Design cpu, start of the top module:
module cpu(clk,rst_n, iaddr, instr, wdata, we, addr, re, rdata, hlt);
Size: about 2300 cells after synthesis, roughly 85 I/O pins.
clock: 2.83 ns
lec_check: 0
cap_margin: 20
core_margin: 2
core_utilization: 70
cts_cluster_diameter: 231
setup_slack_margin: -0.19
slew_margin: 20
run.sh (not shown) runs the stock make flow with config.mk's settings and CLKGATE_MAP_FILE=.
The baseline died in global routing (5_1_grt), error GRT-0232.
Change:
Settings changed: CORE_UTILIZATION 70 to 72, CTS_CLUSTER_DIAMETER 231 to unset, CTS_CLUSTER_SIZE set to 40, SETUP_SLACK_MARGIN -0.19 to -0.31.
Clock period 2.83 ns to 4.26 ns, I/O delays scaled along.
Result: The new run completed, yet does not pass: setup timing. Die area fell by about 2.7%. Synthesized cell count is unchanged. Area after synthesis stays the same.
Change:
Settings changed: ABC_AREA set to 1, CTS_CLUSTER_DIAMETER set to 190, MAX_ROUTING_LAYER set to met4, PLACE_DENSITY_LB_ADDON set to 0.2, SETUP_SLACK_MARGIN -0.31 to 1.06.
Clock period 4.26 ns to 3.67 ns, I/O delays scaled along.
With this change the flow ended with an error in global routing (5_1_grt) with GRT-0232. Area after synthesis drops by 4.5%. Synthesized cell count climbs by 21%. Die size drops by 4.4%.

---

Starting RTL as in the previous note.
make LEC_CHECK=0 ABC_AREA=0 CAP_MARGIN=20 CELL_PAD_IN_SITES_DETAIL_PLACEMENT=0 CELL_PAD_IN_SITES_GLOBAL_PLACEMENT=0 CORE_MARGIN=2 CORE_UTILIZATION=72 CTS_CLUSTER_DIAMETER=174 CTS_CLUSTER_SIZE=35 GPL_ROUTABILITY_DRIVEN=1 HOLD_SLACK_MARGIN=0.3 PLACE_DENSITY_LB_ADDON=0.27 SETUP_SLACK_MARGIN=-0.32 SLEW_MARGIN=15 TNS_END_PERCENT=100 finish   # period 3.28 ns
The baseline ended with an error in global routing (5_1_grt) with GRT-0232.
Then changed:
ABC_AREA = 1   (was 0)
CELL_PAD_IN_SITES_DETAIL_PLACEMENT = not set   (was 0)
CELL_PAD_IN_SITES_GLOBAL_PLACEMENT = not set   (was 0)
CTS_CLUSTER_DIAMETER = 400   (was 174)
CTS_CLUSTER_SIZE = 100   (was 35)
GPL_ROUTABILITY_DRIVEN = not set   (was 1)
HOLD_SLACK_MARGIN = not set   (was 0.3)
PLACE_DENSITY_LB_ADDON = not set   (was 0.27)
SETUP_SLACK_MARGIN = not set   (was -0.32)
SLEW_MARGIN = 20   (was 15)
TNS_END_PERCENT = not set   (was 100)
clock period = 1.57 ns   (was 3.28 ns; I/O delays follow)
Outcome:
- The changed run did not get past global routing (5_1_grt)
- die size fell by a few percent
- synthesized area fell by a few percent
- synthesized cell count rose by about a fifth
Then changed:
ABC_AREA = not set   (was 1)
CORE_UTILIZATION = 62   (was 72)
CTS_CLUSTER_DIAMETER = not set   (was 400)
CTS_CLUSTER_SIZE = not set   (was 100)
clock period = 5.89 ns   (was 1.57 ns; I/O delays follow)
The changed run completed with no timing, DRC or antenna violations.
Synthesized area goes up by 4.7%.
Synthesized cell count goes down by 18%.
Die size goes up by 21%.
Then changed:
CORE_UTILIZATION = 40   (was 62)
clock period = 6.2 ns   (was 5.89 ns; I/O delays follow)
What happened:
- register-to-register slack is better by 0.04 ns
- cell area is higher by 1.4%
- sequential share of layout area drops by 0.62 points
- worst hold slack improved by 0.011 ns
- core utilization went down by 25 points
- first-iteration DRC count came out lower by 21%
Then changed:
ABC_AREA = 1   (was not set)
CORE_UTILIZATION = 64   (was 40)
clock period = 1.57 ns   (was 6.2 ns; I/O delays follow)
This time the run died in global routing (5_1_grt) (GRT-0116).
Synthesized area is lower by a few percent.
Die area fell by well over a third.
Synthesized cell count grows by about a fifth.

---

cpu again, from the RTL that the note above started with.
// cpu
module cpu(clk,rst_n, iaddr, instr, wdata, we, addr, re, rdata, hlt);
input clk,rst_n;
input [15:0] instr;				 
input [15:0] rdata; 			 
output we, re; 
output [15:0] iaddr;			 
output [15:0] addr; 
output [15:0] wdata; 
output hlt;						 
wire [11:0] instr_ID_EX;		 
wire [15:0] src0,src1;			 
wire [15:0] dst_EX_DM;			 
wire [15:0] dst_ID_EX;			 
wire [15:0] pc_ID_EX;			 
wire [15:0] pc_EX_DM;			 
wire [15:0] rf_w_data_DM_WB;	 
wire [15:0] p0,p1;				 
wire [3:0] rf_p0_addr;			 
wire [3:0] rf_p1_addr;			 
wire [3:0] rf_dst_addr_DM_WB;	 
wire [2:0] alu_func_ID_EX;		 
wire [1:0] src0sel_ID_EX;		 
wire [1:0] src1sel_ID_EX;		 
wire [2:0] cc_ID_EX;			 
wire [15:0] p0_EX_DM;			 
wire stall_IM_ID,stall_ID_EX,stall_EX_DM;
wire flow_change_ID_EX,zr_EX_DM,br_instr_ID_EX,jmp_imm_ID_EX,jmp_reg_ID_EX,jmp_imm_EX_DM;
wire rf_re0,rf_re1,rf_we_DM_WB,dm_re_EX_DM,dm_we_EX_DM,clk_z_ID_EX,clk_nv_ID_EX;
wire hlt_DM_WB,byp0_EX,byp0_DM,byp1_EX,byp1_DM;
wire ov,zr,neg;
pc iPC(.clk(clk), .rst_n(rst_n), .stall_IM_ID(stall_IM_ID), .pc(iaddr), .dst_ID_EX(dst_ID_EX),
       .pc_ID_EX(pc_ID_EX), .pc_EX_DM(pc_EX_DM), .flow_change_ID_EX(flow_change_ID_EX));
id	iID(.clk(clk), .rst_n(rst_n), .instr(instr), .zr_EX_DM(zr_EX_DM), .br_instr_ID_EX(br_instr_ID_EX),
        .jmp_imm_ID_EX(jmp_imm_ID_EX), .jmp_reg_ID_EX(jmp_reg_ID_EX), .jmp_imm_EX_DM(jmp_imm_EX_DM), .rf_re0(rf_re0),
		.rf_re1(rf_re1), .rf_we_DM_WB(rf_we_DM_WB), .rf_p0_addr(rf_p0_addr), .rf_p1_addr(rf_p1_addr),
		.rf_dst_addr_DM_WB(rf_dst_addr_DM_WB), .alu_func_ID_EX(alu_func_ID_EX),
		.src0sel_ID_EX(src0sel_ID_EX), .src1sel_ID_EX(src1sel_ID_EX), .dm_re_EX_DM(dm_re_EX_DM),
		.dm_we_EX_DM(dm_we_EX_DM), .clk_z_ID_EX(clk_z_ID_EX), .clk_nv_ID_EX(clk_nv_ID_EX),
		.instr_ID_EX(instr_ID_EX), .cc_ID_EX(cc_ID_EX), .stall_IM_ID(stall_IM_ID),
		.stall_ID_EX(stall_ID_EX), .stall_EX_DM(stall_EX_DM), .hlt_DM_WB(hlt_DM_WB),
		.byp0_EX(byp0_EX), .byp0_DM(byp0_DM), .byp1_EX(byp1_EX), .byp1_DM(byp1_DM),
		.flow_change_ID_EX(flow_change_ID_EX));
  ...
Settings: LEC_CHECK=0, CAP_MARGIN=20, CORE_MARGIN=9, CORE_UTILIZATION=26, SETUP_SLACK_MARGIN=1.39, SLEW_MARGIN=20; clock period 6.2 ns.
Next try:
- ABC_AREA: not set -> 1
- CORE_MARGIN: 9 -> 2
- CORE_UTILIZATION: 26 -> 71
- CTS_CLUSTER_DIAMETER: not set -> 231
- CTS_CLUSTER_SIZE: not set -> 14
- PLACE_DENSITY_LB_ADDON: not set -> 0.19
- SETUP_SLACK_MARGIN: 1.39 -> 0.68
- clock period: 6.2 -> 4.86 ns (I/O delays scaled with it)
=> Die area came out lower by well over a third; cell count came out lower by roughly a tenth; clock skew hardly moves; design area came out lower by a little under a tenth; wire length came out lower slightly.

---

Starting RTL as in the previous note.
Design cpu, start of the top module:
module cpu(clk,rst_n, iaddr, instr, wdata, we, addr, re, rdata, hlt);
input clk,rst_n;
input [15:0] instr;				 
input [15:0] rdata; 			 
output we, re; 
output [15:0] iaddr;			 
output [15:0] addr; 
output [15:0] wdata; 
output hlt;						 
wire [11:0] instr_ID_EX;		 
wire [15:0] src0,src1;			 
wire [15:0] dst_EX_DM;			 
wire [15:0] dst_ID_EX;			 
wire [15:0] pc_ID_EX;			 
wire [15:0] pc_EX_DM;			 
wire [15:0] rf_w_data_DM_WB;	 
wire [15:0] p0,p1;				 
wire [3:0] rf_p0_addr;			 
wire [3:0] rf_p1_addr;			 
wire [3:0] rf_dst_addr_DM_WB;	 
wire [2:0] alu_func_ID_EX;		 
wire [1:0] src0sel_ID_EX;		 
wire [1:0] src1sel_ID_EX;		 
wire [2:0] cc_ID_EX;			 
wire [15:0] p0_EX_DM;			 
wire stall_IM_ID,stall_ID_EX,stall_EX_DM;
wire flow_change_ID_EX,zr_EX_DM,br_instr_ID_EX,jmp_imm_ID_EX,jmp_reg_ID_EX,jmp_imm_EX_DM;
wire rf_re0,rf_re1,rf_we_DM_WB,dm_re_EX_DM,dm_we_EX_DM,clk_z_ID_EX,clk_nv_ID_EX;
wire hlt_DM_WB,byp0_EX,byp0_DM,byp1_EX,byp1_DM;
wire ov,zr,neg;
pc iPC(.clk(clk), .rst_n(rst_n), .stall_IM_ID(stall_IM_ID), .pc(iaddr), .dst_ID_EX(dst_ID_EX),
       .pc_ID_EX(pc_ID_EX), .pc_EX_DM(pc_EX_DM), .flow_change_ID_EX(flow_change_ID_EX));
id	iID(.clk(clk), .rst_n(rst_n), .instr(instr), .zr_EX_DM(zr_EX_DM), .br_instr_ID_EX(br_instr_ID_EX),
  ...
==> flow/config.mk <==
export PLATFORM = sky130hd
export DESIGN_NAME = cpu
export DESIGN_NICKNAME = cpu
export VERILOG_FILES = /design/flow/design.v
export SDC_FILE = /design/flow/constraint.sdc
export NUM_CORES = 4
export LEC_CHECK = 0
export CAP_MARGIN = 20
export CELL_PAD_IN_SITES_DETAIL_PLACEMENT = 0
export CELL_PAD_IN_SITES_GLOBAL_PLACEMENT = 0
export CORE_ASPECT_RATIO = 1.57
export CORE_MARGIN = 2
export CORE_UTILIZATION = 72
export CTS_CLUSTER_DIAMETER = 298
export CTS_CLUSTER_SIZE = 35
export GPL_ROUTABILITY_DRIVEN = 1
export PLACE_DENSITY_LB_ADDON = 0.03
export SETUP_SLACK_MARGIN = 0.91
export SLEW_MARGIN = 15
export TNS_END_PERCENT = 5
==> flow/constraint.sdc <==
create_clock -name core_clock -period 3.12 [get_ports {clk}]
set_input_delay 0.6240 -clock core_clock [delete_from_list [all_inputs] [get_ports {clk}]]
set_output_delay 0.6240 -clock core_clock [all_outputs]
set_load 0.01 [all_outputs]
The baseline never finished: it broke off in 5_1_grt with GRT-0116.
Rerun with:
CELL_PAD_IN_SITES_DETAIL_PLACEMENT = unset   (was 0)
CELL_PAD_IN_SITES_GLOBAL_PLACEMENT = unset   (was 0)
CORE_ASPECT_RATIO = unset   (was 1.57)
CORE_UTILIZATION = 62   (was 72)
CTS_CLUSTER_DIAMETER = unset   (was 298)
CTS_CLUSTER_SIZE = unset   (was 35)
GPL_ROUTABILITY_DRIVEN = unset   (was 1)
PLACE_DENSITY_LB_ADDON = unset   (was 0.03)
SETUP_SLACK_MARGIN = unset   (was 0.91)
SLEW_MARGIN = 20   (was 15)
TNS_END_PERCENT = unset   (was 5)
clock period = 4.88 ns   (was 3.12 ns; I/O delays follow)
=>
- Now the flow finished but fails on negative setup slack
- die size went up by 16%
- synthesized cell count does not change
- synthesized area does not change
Rerun with:
CORE_UTILIZATION = 72   (was 62)
CTS_CLUSTER_SIZE = 32   (was unset)
PLACE_DENSITY = 0.64   (was unset)
SETUP_SLACK_MARGIN = 1.15   (was unset)
clock period = 5.07 ns   (was 4.88 ns; I/O delays follow)
With this change the flow ended with an error in 5_1_grt; die size went down by 14%; synthesized cell count does not change; synthesized area is unchanged.

---

Starting RTL as in the previous note.
Settings: LEC_CHECK=0, CAP_MARGIN=20, CORE_MARGIN=2, CORE_UTILIZATION=72, CTS_CLUSTER_DIAMETER=231, CTS_CLUSTER_SIZE=71, HOLD_SLACK_MARGIN=-0.06, PLACE_DENSITY=0.65, SETUP_SLACK_MARGIN=0.35, SLEW_MARGIN=10; clock period 2.83 ns.
The starting point stopped in 5_1_grt.
Rerun with:
--- a/flow/config.mk
+++ b/flow/config.mk
@@ -7,2 +7,3 @@
 export LEC_CHECK = 0
+export ABC_AREA = 1
 export CAP_MARGIN = 20
@@ -11,6 +12,5 @@
 export CTS_CLUSTER_DIAMETER = 231
-export CTS_CLUSTER_SIZE = 71
-export HOLD_SLACK_MARGIN = -0.06
-export PLACE_DENSITY = 0.65
-export SETUP_SLACK_MARGIN = 0.35
-export SLEW_MARGIN = 10
+export CTS_CLUSTER_SIZE = 14
+export PLACE_DENSITY_LB_ADDON = 0.19
+export SETUP_SLACK_MARGIN = 0.51
+export SLEW_MARGIN = 20
==> flow/constraint.sdc (replaced) <==
create_clock -name core_clock -period 3.29 [get_ports {clk}]
set_input_delay 0.6580 -clock core_clock [delete_from_list [all_inputs] [get_ports {clk}]]
set_output_delay 0.6580 -clock core_clock [all_outputs]
set_load 0.01 [all_outputs]
After rerunning: The new run aborted during 5_1_grt (GRT-0116); die size is lower by 4.4%; synthesized cell count is higher by 21%; synthesized area is lower by 4.5%.
Rerun with:
--- a/flow/config.mk
+++ b/flow/config.mk
@@ -11,6 +11,6 @@
 export CORE_UTILIZATION = 72
-export CTS_CLUSTER_DIAMETER = 231
-export CTS_CLUSTER_SIZE = 14
-export PLACE_DENSITY_LB_ADDON = 0.19
-export SETUP_SLACK_MARGIN = 0.51
-export SLEW_MARGIN = 20
+export CTS_CLUSTER_DIAMETER = 190
+export CTS_CLUSTER_SIZE = 15
+export PLACE_DENSITY_LB_ADDON = 0.2
+export SETUP_SLACK_MARGIN = -0.31
+export SLEW_MARGIN = 30
==> flow/constraint.sdc (replaced) <==
create_clock -name core_clock -period 3.58 [get_ports {clk}]
set_input_delay 0.7160 -clock core_clock [delete_from_list [all_inputs] [get_ports {clk}]]
set_output_delay 0.7160 -clock core_clock [all_outputs]
set_load 0.01 [all_outputs]
What happened:
- With this change the flow finished but failed the layout checks on setup timing
- die area is unchanged
- synthesized cell count is unchanged
- synthesized area does not change

---

Setup of the baseline:
Starting RTL as in the previous note.
==> flow/config.mk <==
export PLATFORM = sky130hd
export DESIGN_NAME = cpu
export DESIGN_NICKNAME = cpu
export VERILOG_FILES = /design/flow/design.v
export SDC_FILE = /design/flow/constraint.sdc
export NUM_CORES = 4
export LEC_CHECK = 0
export CAP_MARGIN = 20
export CELL_PAD_IN_SITES_DETAIL_PLACEMENT = 0
export CORE_ASPECT_RATIO = 1.7
export CORE_MARGIN = 2
export CORE_UTILIZATION = 34
export GPL_TIMING_DRIVEN = 1
export MAX_ROUTING_LAYER = met5
export MIN_ROUTING_LAYER = met1
export SETUP_SLACK_MARGIN = -0.23
export SLEW_MARGIN = 40
==> flow/constraint.sdc <==
create_clock -name core_clock -period 3.88 [get_ports {clk}]
set_input_delay 0.7760 -clock core_clock [delete_from_list [all_inputs] [get_ports {clk}]]
set_output_delay 0.7760 -clock core_clock [all_outputs]
set_load 0.01 [all_outputs]
Although the baseline finished all stages, its layout failed final checks on setup timing.
Relative to the baseline, the following input files were edited for the candidate:
Settings: swapping -0.23 for 1.39 in SETUP_SLACK_MARGIN; putting CELL_PAD_IN_SITES_GLOBAL_PLACEMENT at 2 where nothing was set; clearing MIN_ROUTING_LAYER, which used to be met1; putting ABC_AREA at 1 where nothing was set; clearing MAX_ROUTING_LAYER, which used to be met5; swapping 2 for 4 in CORE_MARGIN; swapping 40 for 30 in SLEW_MARGIN; swapping 1.7 for 1.82 in CORE_ASPECT_RATIO; swapping 34 for 26 in CORE_UTILIZATION; clearing CELL_PAD_IN_SITES_DETAIL_PLACEMENT, which used to be 0; swapping 3.88 for 6.2 in the clock period (ns, I/O delays scaled along).
- The candidate improves on the baseline in hold slack.
- The candidate vs. the baseline: post-layout period usage of the worst path down 41 points; die size up 28%.
- Cmp the baseline and the candidate / total inserted antenna cells / higher: the baseline
- Looking at path type of the worst min-delay path, the flip-flop to flip-flop result is from the candidate; the input port to async pin one comes from the baseline.
- Diff the baseline -> the candidate | count of clock-buffer cells in the layout | increase of 3
- The candidate against the baseline: via count went down by 1392, cell count went up by about 8%.
- The candidate closes out successfully: all stages finished, all timing, DRC and antenna checks passed.
- The area-dominant cell class after layout comes out registers in one run and combinational gates in the other, namely in the candidate and the baseline respectively.
